==> job 6808 <==
==> flow/design.v <==
`timescale 1ns / 1ps
module Baud_Rate_Generator(
    input clk,
    input reset,
    output reg tx_clk,
    output reg rx_clk
    );
    reg [12:0] Counter_tx;
    reg [8:0] Counter_rx;
    always@(posedge clk)
    begin
        if(reset)
        begin
            Counter_tx <= 0;
            tx_clk <= 0;
        end
        else
        begin
            if(Counter_tx == 13'd5208)
            begin
                Counter_tx <= 0;
                tx_clk <= 1;
            end
            else
            begin
                Counter_tx <= Counter_tx + 1;
                tx_clk <= 0;
            end
        end
    end
    always@(posedge clk)
    begin
        if(reset)
        begin
            Counter_rx <= 0;
            rx_clk <= 0;
        end
        else
        begin
            if(Counter_rx == 9'd324)
            begin
                Counter_rx <= 0;
                rx_clk <= 1;
            end
            else
            begin
                Counter_rx <= Counter_rx + 1;
                rx_clk <= 0;
            end
        end
    end
endmodule
`timescale 1ns / 1ps
module synchronizer #(parameter width = 5)(
    input [width-1:0] data_in,
    input clk,
    input ce,
    input reset,
    output reg [width-1:0] data_out
    );
    reg [width-1:0] sync0;
    always@(posedge clk)
    begin
        if(reset)
        begin
            sync0 <= 0;
            data_out <= 0;
        end
        else if(ce)
        begin
            sync0 <= data_in;
            data_out <= sync0;
        end
    end
endmodule
`timescale 1ns / 1ps
module FIFO_wptr #(parameter FIFO_addr = 5)(
    input [FIFO_addr-1:0] rd_ptr_gr_syn,
    input clk,
    input wr_ce,
    input wr_en,
    input wr_reset,
    output wire [FIFO_addr-1:0] wr_ptr_gr,
    output reg [FIFO_addr-1:0] wr_ptr,
    output wire full,
    output reg wr_full
    );
    wire [FIFO_addr-1:0] rd_ptr;
    always@(posedge clk or posedge wr_reset)
    begin
        if(wr_reset)
        begin
            wr_ptr <= 0;
        end
        else if(wr_ce)
        begin
            if(wr_en && !full)
            begin
                wr_ptr <= wr_ptr + 1;
            end
        end
    end
    always@(posedge clk or posedge wr_reset)
    begin
        if(wr_reset)
        begin
            wr_full <= 0;
        end
        else if(wr_ce)
        begin
            wr_full <= full; 
        end
    end
    assign wr_ptr_gr = wr_ptr ^ (wr_ptr >> 1); 
    assign rd_ptr[FIFO_addr-1] = rd_ptr_gr_syn[FIFO_addr-1];
    genvar i;
    generate
        for(i=0;i<FIFO_addr-1;i=i+1)
        begin : g2b
            assign rd_ptr[i] = rd_ptr[i+1] ^ rd_ptr_gr_syn[i];
        end
    endgenerate
    assign full =   (wr_ptr[FIFO_addr-2:0] == rd_ptr[FIFO_addr-2:0]) &&
                    (wr_ptr[FIFO_addr-1]!=rd_ptr[FIFO_addr-1]);
endmodule
`timescale 1ns / 1ps
module FIFO_rptr #(parameter FIFO_addr = 5)(
    input [FIFO_addr-1:0] wr_ptr_gr_syn,
    input clk,
    input rd_ce,
    input rd_en,
    input rd_reset,
    output wire [FIFO_addr-1:0] rd_ptr_gr,
    output reg [FIFO_addr-1:0] rd_ptr,
    output wire rd_empty
    );
    reg empty;
    wire [FIFO_addr-1:0] wr_ptr;
    always@(posedge clk or posedge rd_reset)
    begin
        if(rd_reset)
        begin
            rd_ptr <= 0;
        end
        else if(rd_ce)
        begin
            if(rd_en && !rd_empty)
            begin
                rd_ptr <= rd_ptr + 1;
            end
        end
    end
    always@(posedge clk or posedge rd_reset)
    begin
        if(rd_reset)
        begin
            empty <= 0;
        end
        else if(rd_ce)
        begin
            empty <= rd_empty; 
        end
    end
    assign rd_ptr_gr = rd_ptr ^ (rd_ptr >> 1); 
    assign wr_ptr[FIFO_addr-1] = wr_ptr_gr_syn[FIFO_addr-1];
    genvar i;
    generate
        for(i=0;i<FIFO_addr-1;i=i+1)
        begin : g2b
            assign wr_ptr[i] = wr_ptr[i+1] ^ wr_ptr_gr_syn[i];
        end
    endgenerate
    assign rd_empty = (wr_ptr == rd_ptr) ? 1'b1 : 1'b0;
endmodule
`timescale 1ns / 1ps
module FIFO_mem #(parameter FIFO_Width = 8, parameter FIFO_Depth = 16,
            parameter FIFO_addr = 5)(
    input clk,
    input wr_ce,
    input wr_en,
    input wr_full,
    input wr_reset,
    input [FIFO_Width-1:0] wr_data,
    input [FIFO_addr-1:0] wr_ptr,
    input rd_ce,
    input rd_en,
    input rd_reset,
    input [FIFO_addr-1:0] rd_ptr,
    output reg [FIFO_Width-1:0] rd_data
    );
    wire wr_en_s;
    reg [FIFO_Width-1:0] mem [0:FIFO_Depth-1];
    integer i;
    assign wr_en_s = wr_en & ~wr_full;
    always@(posedge clk or posedge wr_reset)
    begin
        if(wr_reset)
        begin
            for(i=0;i<FIFO_Depth;i=i+1)
            begin
                mem[i] <= 0;
            end
        end
        else if(wr_ce)
        begin
            if(wr_en_s)
            begin
                mem[wr_ptr[FIFO_addr-2:0]] <= wr_data;
            end
        end
    end
    always@(posedge clk or posedge rd_reset)
    begin
        if(rd_reset)
        begin
            rd_data <= 0;
        end
        else if(rd_ce)
        begin
            if(rd_en)
            begin
                rd_data <= mem[rd_ptr[FIFO_addr-2:0]];
            end
        end
    end
endmodule
`timescale 1ns / 1ps
module FIFO #(  parameter FIFO_WIDTH = 8,
                parameter FIFO_DEPTH = 16,
                parameter FIFO_addr = 5)
    (
    input clk,
    input wr_ce,rd_ce,
    input wr_reset,rd_reset,
    input wr_en,rd_en,
    input [FIFO_WIDTH-1 : 0] data_in,
    output wire full,empty,
    output wire [FIFO_WIDTH-1:0] data_out
    );
    wire [FIFO_addr-1:0] wr_ptr_gr,wr_ptr,rd_ptr_gr,rd_ptr,wr_ptr_gr_syn,rd_ptr_gr_syn;
    wire full_now;
    FIFO_wptr F0 (  .rd_ptr_gr_syn(rd_ptr_gr_syn), .clk(clk), .wr_ce(wr_ce),
                    .wr_en(wr_en), .wr_reset(wr_reset),
                    .wr_ptr_gr(wr_ptr_gr), .wr_ptr(wr_ptr),
                    .full(full_now), .wr_full(full));
    synchronizer F1 (.data_in(wr_ptr_gr), .clk(clk), .ce(rd_ce), .reset(rd_reset),
                        .data_out(wr_ptr_gr_syn));
    FIFO_rptr F2 (  .wr_ptr_gr_syn(wr_ptr_gr_syn), .clk(clk), .rd_ce(rd_ce),
                    .rd_en(rd_en), .rd_reset(rd_reset),
                    .rd_ptr_gr(rd_ptr_gr), .rd_ptr(rd_ptr),
                    .rd_empty(empty));
    synchronizer F3 (.data_in(rd_ptr_gr), .clk(clk), .ce(wr_ce), .reset(wr_reset),
                        .data_out(rd_ptr_gr_syn));
    FIFO_mem F4 (   .clk(clk), .wr_ce(wr_ce), .rd_ce(rd_ce),
                    .wr_reset(wr_reset), .rd_reset(rd_reset),
                    .wr_en(wr_en), .rd_en(rd_en), .wr_full(full_now),
                    .wr_ptr(wr_ptr), .rd_ptr(rd_ptr),
                    .wr_data(data_in), .rd_data(data_out));
endmodule
`timescale 1ns / 1ps
module UART_TX #(   parameter Width = 8,
                    parameter Depth = 16,
                    parameter Addr = 5)(
    input clk,
    input tx_ce,
    input reset,
    input tx_start,
    input [7:0] tx_data,
    output tx_busy,
    output reg tx_serial
    );
    localparam  IDLE = 3'b000,
                START = 3'b001,
                DATA = 3'b010,
  				PARITY = 3'b011,
                STOP = 3'b100;
    reg [2:0] state, next_state;
    reg [2:0] count;
    reg [7:0] data_reg;
  	wire parity_bit;
    always@(posedge clk or posedge reset)
    begin
        if(reset)
        begin
            state <= IDLE;
        end
        else if(tx_ce)
        begin
            state <= next_state;
        end
    end
    always@(*)
    begin
        case(state)
            IDLE:   next_state = tx_start ? START : IDLE;
            START:  next_state = DATA;
          	DATA:   next_state = (count == 7) ? PARITY : DATA;
          	PARITY:	next_state = STOP;
            STOP:   next_state = IDLE;
            default:next_state = IDLE;
        endcase
    end
    always@(posedge clk or posedge reset)
    begin
        if(reset)
        begin
            count <= 0;
            data_reg <= 0;
        end
        else if(tx_ce)
        begin
            case(state)
                IDLE:   begin
                            count <= 0;
                            data_reg <= 0;
                        end
                START:  begin
                            count <= 0;
                            data_reg <= tx_data;
                        end
                DATA:   begin
                            count <= count + 1'b1;
                        end
                STOP:   begin
                            count <= 0;
                        end
                default:count <= 0;
            endcase
        end
    end
    always@(posedge clk or posedge reset)
    begin
        if(reset)
        begin
            tx_serial <= 1;
        end
        else if(tx_ce)
        begin
            case(state)
                IDLE:   begin
                            tx_serial <= 1'b1;
                        end
                START:  begin
                            tx_serial <= 1'b0; 
                        end
                DATA:   begin
                            tx_serial <= data_reg[count]; 
                        end
              	PARITY:	begin
                  			tx_serial <= parity_bit; 
                		end
                STOP:   begin
                            tx_serial <= 1'b1; 
                        end
                default:tx_serial <= 1'b1;
            endcase
        end
    end
    assign parity_bit = ^data_reg; 
    assign tx_busy = (state != IDLE);
endmodule
`timescale 1ns / 1ps
module UART_RX #(   parameter Width = 8,
                    parameter Depth = 16,
                    parameter Addr = 5)(
    input clk,
    input rx_ce,
    input reset,
    input rx_serial,
    output rx_busy,
    output [7:0] rx_data,
    output reg rx_done
    );
    localparam  IDLE = 3'b000,
                START = 3'b001,
                DATA = 3'b010,
                HOLD1 = 3'b011,
                HOLD2 = 3'b100,
  				PARITY = 3'b101,
                STOP = 3'b110;
    reg [2:0] state, next_state;
    reg [2:0] count;
    reg [7:0] data_reg;
    reg [7:0] sample_cnt;
  	wire parity_bit;
    always@(posedge clk or posedge reset)
    begin
        if(reset)
        begin
            state <= IDLE;
        end
        else if(rx_ce)
        begin
            state <= next_state;
        end
    end
    always@(*)
    begin
        case(state)
            IDLE:   next_state = rx_serial ? IDLE : START;
            START:  next_state = (sample_cnt == 16) ? DATA : START;
          	DATA:   next_state = ((count == 7) && (sample_cnt == 16)) ? PARITY : DATA;
          	PARITY:	next_state = (sample_cnt == 16) ? ((parity_bit != rx_serial) ? IDLE : STOP) : PARITY;  
            STOP:   next_state = (sample_cnt == 16) ? (rx_serial ? IDLE : STOP) : STOP;
            default:next_state = IDLE;
        endcase
    end
    always@(posedge clk or posedge reset)
    begin
        if(reset)
        begin
            data_reg <= 8'd0;
            rx_done <= 1'b0;
            count <= 0;
        end
        else if(rx_ce)
        begin
            rx_done <= 0;
            if((state == DATA || state == START) && sample_cnt == 16)
            begin
                count <= count + 1;
                data_reg <= {rx_serial,data_reg[7:1]};
            end
            else if((state == STOP) && sample_cnt == 16)
            begin
                if(rx_serial)  
                begin
                    rx_done <= 1'b1;  
                end
                else
                begin
                    rx_done <= 1'b0;
                end
            end
        end
    end
    always@(posedge clk or posedge reset)
    begin
        if(reset)
        begin
            sample_cnt <= 0;
        end
        else if(rx_ce)
        begin
            if(sample_cnt == 16)
            begin
                sample_cnt <= 0;
            end
            else if(state == IDLE)
                sample_cnt <= 0;
            else
            begin
                sample_cnt <= sample_cnt + 1;
            end
        end
    end
    assign parity_bit = ^data_reg; 
    assign rx_busy = (state != IDLE);
	assign rx_data = data_reg;
endmodule
`timescale 1ns / 1ps
module UART_FIFO(
    input clk,
    input reset,
    input [7:0] data_in,
    input data_valid,
    output [7:0] data_out
    );
    wire tx_clk, rx_clk;
    wire tx_fifo_full, tx_fifo_empty;
    wire rx_fifo_full, rx_fifo_empty;
    wire tx_busy,rx_busy; 
    wire rx_done;
    wire [7:0] tx_fifo_data_out;
    wire [7:0] rx_data;
    wire serial_data;
    reg tx_start;
    wire tx_fifo_wr_en;
    reg tx_fifo_rd_en;
    reg rx_fifo_wr_en;
    wire rx_fifo_rd_en;
    assign tx_fifo_wr_en = data_valid;
    assign rx_fifo_rd_en = ~rx_fifo_empty;
    always@(posedge clk or posedge reset)
    begin
        if(reset)
        begin
            tx_start <= 0;
            tx_fifo_rd_en <= 0;
        end
        else if(tx_clk)
        begin
            if((tx_fifo_empty==0)&&(tx_busy==0)&&(tx_start==0))
            begin
                tx_start <= 1'b1;
                tx_fifo_rd_en <= 1'b1;
            end
            else
            begin
                tx_start <= 1'b0;
                tx_fifo_rd_en <= 1'b0;
            end
        end
    end
    always@(posedge clk or posedge reset)
    begin
        if(reset)
        begin
            rx_fifo_wr_en <= 0;
        end
        else if(rx_clk)
        begin
            rx_fifo_wr_en <= ~rx_fifo_full & rx_done;
        end
    end
    Baud_Rate_Generator m0 (.clk(clk), .reset(reset),
                .tx_clk(tx_clk), .rx_clk(rx_clk));
    UART_TX m1 (.clk(clk), .tx_ce(tx_clk), .reset(reset),
                .tx_start(tx_start), .tx_data(tx_fifo_data_out),
                .tx_busy(tx_busy), .tx_serial(serial_data));
    FIFO m2 (.clk(clk), .wr_ce(1'b1), .rd_ce(tx_clk),  
                .wr_reset(reset), .rd_reset(reset),
                .wr_en(tx_fifo_wr_en), .rd_en(tx_fifo_rd_en),
                .data_in(data_in),
                .full(tx_fifo_full), .empty(tx_fifo_empty),
                .data_out(tx_fifo_data_out));
    UART_RX m3 (.clk(clk), .rx_ce(rx_clk), .reset(reset),
                .rx_serial(serial_data),
                .rx_busy(rx_busy), .rx_data(rx_data),
                .rx_done(rx_done));
    FIFO m4 (.clk(clk), .wr_ce(rx_clk), .rd_ce(1'b1),  
                .wr_reset(reset), .rd_reset(reset),
                .wr_en(rx_fifo_wr_en), .rd_en(rx_fifo_rd_en),
                .data_in(rx_data),
                .full(rx_fifo_full), .empty(rx_fifo_empty),
                .data_out(data_out));
endmodule
==> flow/run.sh <==
#!/bin/bash
# the make line also repeats each setting of config.mk as NAME=value (left out here)
make -C /OpenROAD-flow-scripts/flow DESIGN_CONFIG=/design/flow/config.mk WORK_HOME=/design/flow/orfs CLKGATE_MAP_FILE= finish
==> flow/config.mk <==
export PLATFORM = sky130hd
export DESIGN_NAME = UART_FIFO
export DESIGN_NICKNAME = UART_FIFO
export VERILOG_FILES = /design/flow/design.v
export SDC_FILE = /design/flow/constraint.sdc
export NUM_CORES = 4
export LEC_CHECK = 0
export CAP_MARGIN = 20
export CORE_MARGIN = 2
export CORE_UTILIZATION = 66
export CTS_CLUSTER_DIAMETER = 30
export MAX_ROUTING_LAYER = met4
export SETUP_SLACK_MARGIN = 2.26
export SLEW_MARGIN = 20
==> flow/constraint.sdc <==
create_clock -name core_clock -period 15.5 [get_ports {clk}]
set_input_delay 3.1000 -clock core_clock [delete_from_list [all_inputs] [get_ports {clk}]]
set_output_delay 3.1000 -clock core_clock [all_outputs]
set_load 0.01 [all_outputs]
==> inputs of job 7875, as changes to job 6808 <==
- CORE_UTILIZATION: 66 -> 71
- CTS_CLUSTER_DIAMETER: 30 -> 91
- MAX_ROUTING_LAYER: met4 -> default
- PLACE_DENSITY_LB_ADDON: default -> 0.09
- SETUP_SLACK_MARGIN: 2.26 -> 1.02
==> flow/constraint.sdc (replaced) <==
create_clock -name core_clock -period 3.43 [get_ports {clk}]
set_input_delay 0.6860 -clock core_clock [delete_from_list [all_inputs] [get_ports {clk}]]
set_output_delay 0.6860 -clock core_clock [all_outputs]
set_load 0.01 [all_outputs]
==> inputs of job 1725, as changes to job 6808 <==
- CORE_UTILIZATION: 66 -> 40
- CTS_CLUSTER_DIAMETER: 30 -> default
- MAX_ROUTING_LAYER: met4 -> default
- SETUP_SLACK_MARGIN: 2.26 -> default
==> flow/constraint.sdc (replaced) <==
create_clock -name core_clock -period 6.18 [get_ports {clk}]
set_input_delay 1.2360 -clock core_clock [delete_from_list [all_inputs] [get_ports {clk}]]
set_output_delay 1.2360 -clock core_clock [all_outputs]
set_load 0.01 [all_outputs]
==> results.toml <==
# flow metrics
[outcome]
status = "no timing/DRC/antenna violations"

[layout]
fill_cells = 1464

[routing]
drt-met1-wl_um = 17800

[placed_design]
dpl.cell_count = 1809
pre_cts_ws_ns = 0.772

[die]
placementRows = 59
die_x_um = 165

[clocking]
cts_setup_buffers = 9

[pwr]
power.group.top = "sequential cells"

[setup_path]
reg2reg_depth = 6
[end of results for job 7875]
==> results.toml <==
# flow metrics
[setup_path]
reg2reg_depth = 6
r2r-end = "m4.F4.mem[12][6]"

[layout]
clk_share_pct = 12.4
fin_area_mm2 = 0.0216
seq-cell-share_pct = 44.7
fill_cells = 1756

[pwr]
power.group.top = "the clock network"

[clocking]
cts_setup_buffers = 0
cts_tree = "built"

[routing]
drt-met1-wl_um = 18400
drt_iter0_drc = 1034

[placed_design]
pre_cts_ws_ns = 10.21
portBuffers = 18
dpl.cell_count = 1843

[outcome]
status = "no timing/DRC/antenna violations"

[die]
die_x_um = 171
placementRows = 61

[timing]
finalClockPeriodUsage_pct = 30.1
[end of results for job 6808]
==> results.toml <==
# flow metrics
[setup_path]
reg2reg_depth = 8
crit_family = "buffers and inverters"

[layout]
fill_cells = 4217
seq-cell-share_pct = 46.5

[clocking]
path_clk_slew_ns = 0.06
cts_setup_buffers = 0

[placed_design]
dpl.cell_count = 2062

[routing]
drt-met1-wl_um = 19300

[die]
die_x_um = 219
placementRows = 78

[logic_synthesis]
area_leaders = "dfrtp_1, mux2_2, dfxtp_1, ha_1, xnor2_1"

[outcome]
status = "no timing/DRC/antenna violations"
[end of results for job 1725]
